== job 7891 ==
## fp_mul
module fp_mul(clk, op1, op2, result, under, over);
input wire clk;
input wire [15:0] op1, op2;
output reg [15:0] result;
output reg under, over;
reg [15:0] op1reg, op2reg;
wire [21:0] signew;
wire [4:0] expnew;
wire signnew;
wire [15:0] fp_result;
wire fp_under, fp_over;
always @(posedge clk)
begin
	op1reg <= op1;
	op2reg <= op2;
	result <= fp_result;
	under <= fp_under;
	over <= fp_over;
end
fp1 stage1(.sig1(op1reg[10:0]), .sig2(op2reg[10:0]), .exp1(op1reg[14:11]), .exp2(op2reg[14:11]),
	.sign1(op1reg[15]), .sign2(op2reg[15]), .signew(signew), .expnew(expnew), .signnew(signnew));
fp2 stage2(.sig(signew), .exp(expnew), .sign(signnew), .fp_result(fp_result), .under(fp_under), .over(fp_over));
endmodule
Size: roughly 570 cells after synthesis, about 50 flip-flops, ~51 I/O pins.
clock: 3.9 ns
lec_check: 0
cap_margin: 20
core_margin: 2
core_utilization: 70
cts_cluster_size: 34
place_density: 0.64
setup_slack_margin: 1.02
slew_margin: 20
run.sh (not shown) runs the stock make flow with config.mk's settings and CLKGATE_MAP_FILE=.
global routing (5_1_grt): job 7891 exited with error
#### Input delta (job 5614 over job 7891)
--- a/flow/config.mk
+++ b/flow/config.mk
@@ -9,6 +9,5 @@
 export CORE_MARGIN = 2
 export CORE_UTILIZATION = 70
-export CTS_CLUSTER_SIZE = 34
-export PLACE_DENSITY = 0.64
-export SETUP_SLACK_MARGIN = 1.02
+export CTS_CLUSTER_SIZE = 22
+export SETUP_SLACK_MARGIN = -0.11
 export SLEW_MARGIN = 20
Findings:
- As the logs show, job 5614 stopped at global routing (5_1_grt) after a tool error, so it never reached the end of the flow.
- From job 7891 to job 5614, synthesized chip area reported by yosys did not move at all.
- Per the comparison of job 5614 with job 7891, mean instance size in the synthesized netlist was more or less identical; width of the die about even; total die size now sits at about the same level; number of clock buffers inserted by TritonCTS ~0 delta; cell area after synthesis stayed essentially flat.
Modified inputs, job 1958 compared to job 5614
--- a/flow/config.mk
+++ b/flow/config.mk
@@ -6,8 +6,7 @@
 export NUM_CORES = 4
 export LEC_CHECK = 0
+export ABC_AREA = 1
 export CAP_MARGIN = 20
 export CORE_MARGIN = 2
-export CORE_UTILIZATION = 70
-export CTS_CLUSTER_SIZE = 22
-export SETUP_SLACK_MARGIN = -0.11
+export CORE_UTILIZATION = 65
 export SLEW_MARGIN = 20
==> flow/constraint.sdc <==
create_clock -name core_clock -period 5.83 [get_ports {clk}]
set_input_delay 1.1660 -clock core_clock [delete_from_list [all_inputs] [get_ports {clk}]]
set_output_delay 1.1660 -clock core_clock [all_outputs]
set_load 0.01 [all_outputs]
==> results <==
Status(job 5614) = ERROR, stage = global routing (5_1_grt)
Job 1958 did not stop at any stage, and its layout met the timing, design-rule and antenna checks.
Job 1958: area of the synthesized netlist per yosys stat about 7% above job 5614
Job 1958 ends up with lower post-cts repair resize count than job 5614 does.
Of job 1958 and job 5614, it is job 1958 that has the higher area of the chip.
[inputs] job 4338 vs job 1958
--- a/flow/config.mk
+++ b/flow/config.mk
@@ -9,4 +9,7 @@
 export CAP_MARGIN = 20
 export CORE_MARGIN = 2
-export CORE_UTILIZATION = 65
+export CORE_UTILIZATION = 72
+export CTS_CLUSTER_SIZE = 10
+export PLACE_DENSITY = 0.36
+export SETUP_SLACK_MARGIN = 0.12
 export SLEW_MARGIN = 20
==> flow/constraint.sdc <==
create_clock -name core_clock -period 1.59 [get_ports {clk}]
set_input_delay 0.3180 -clock core_clock [delete_from_list [all_inputs] [get_ports {clk}]]
set_output_delay 0.3180 -clock core_clock [all_outputs]
set_load 0.01 [all_outputs]
==> comparison <==
The flow ended early for job 4338: it failed with a tool error in clock tree synthesis (4_1_cts).
Reported for job 4338 and job 1958, post-synthesis share of cell area spent on full adders, half adders and majority gates turned out identical to the last digit.
Across both runs, detailed placer's ending HPWL was higher for job 4338 than for job 1958.
Delta (job 4338 minus job 1958): placement-stage cell area higher; number of cells after detailed placement has increased; die width now sits lower; initial core utilization has increased.
Job 4338 against job 1958: die size now smaller, total core area now smaller, die height now smaller.
Input changes introduced in job 7490 (baseline for comparison: job 4338):
--- a/flow/config.mk
+++ b/flow/config.mk
@@ -6,10 +6,7 @@
 export NUM_CORES = 4
 export LEC_CHECK = 0
-export ABC_AREA = 1
 export CAP_MARGIN = 20
 export CORE_MARGIN = 2
-export CORE_UTILIZATION = 72
-export CTS_CLUSTER_SIZE = 10
-export PLACE_DENSITY = 0.36
-export SETUP_SLACK_MARGIN = 0.12
+export CORE_UTILIZATION = 58
+export SETUP_SLACK_MARGIN = 1.02
 export SLEW_MARGIN = 20
==> flow/constraint.sdc <==
create_clock -name core_clock -period 3.9 [get_ports {clk}]
set_input_delay 0.7800 -clock core_clock [delete_from_list [all_inputs] [get_ports {clk}]]
set_output_delay 0.7800 -clock core_clock [all_outputs]
set_load 0.01 [all_outputs]
Notes after the runs:
Job 7490 completed end to end; final checks failed (negative setup slack).
Tool error DPL-0033 stopped job 4338 during clock tree synthesis (4_1_cts); no final results.
Floorplan die width (job 7490 over job 4338): increase, 7.5%
Where mapped cell area is concerned, job 4338 is outperformed by job 7490.
Number of cell rows on job 7490 is up relative to job 4338.
On share of the core filled by cells before placement: between job 7490 and job 4338, it ends up higher for job 4338.
Die area was higher in job 7490 than in job 4338.
Compared with job 4338, job 7490 shows a higher sequential area share after synthesis.
Net count of the mapped netlist | job 7490 below job 4338
Total cell area reported by yosys after synthesis, job 7490 and job 4338: smaller value in job 7490
In the reports for job 7490 and job 4338, the smaller cell total in the yosys stat output belongs to job 7490.
Comparing job 7490 against job 4338, there is no change at all in number of storage elements in the synthesis netlist.
Synthesized cell count for job 7490: 24% down relative to job 4338
Here is what was changed in the inputs of job 2604 compared with job 7490.
--- a/flow/config.mk
+++ b/flow/config.mk
@@ -8,5 +8,4 @@
 export CAP_MARGIN = 20
 export CORE_MARGIN = 2
-export CORE_UTILIZATION = 58
-export SETUP_SLACK_MARGIN = 1.02
+export CORE_UTILIZATION = 40
 export SLEW_MARGIN = 20
==> flow/constraint.sdc <==
create_clock -name core_clock -period 5.3 [get_ports {clk}]
set_input_delay 1.0600 -clock core_clock [delete_from_list [all_inputs] [get_ports {clk}]]
set_output_delay 1.0600 -clock core_clock [all_outputs]
set_load 0.01 [all_outputs]
Job 2604: PASS, flow complete, no timing, DRC or antenna violations
When job 2604 is set beside job 7490, its combinational share of power turns out to be 4.8 points smaller.
Compared with job 7490, job 2604 has extra setup slack.
STATUS global-route wire length before repair: job 2604 wins against job 7490
Job 2604 and job 7490 ended up with roughly the same maximum single-stage delay on the critical path.
Critical path depth down 1 in job 2604 wrt job 7490
The maximum clock frequency of job 2604 is lower than that of job 7490.
The number of setup violations in the final report in job 2604 sits 17 below the value recorded for job 7490.
The lower global routing usage on met3 came out of job 2604.
The estimated power of job 2604 ends up lower than the estimate for job 7490.
In the tables for job 2604 and job 7490, wire length reads higher with job 7490.
Sort job 2604 and job 7490 by global-route usage, ascending, and job 2604 comes first.
Power is estimated from default activity; no workload was simulated.
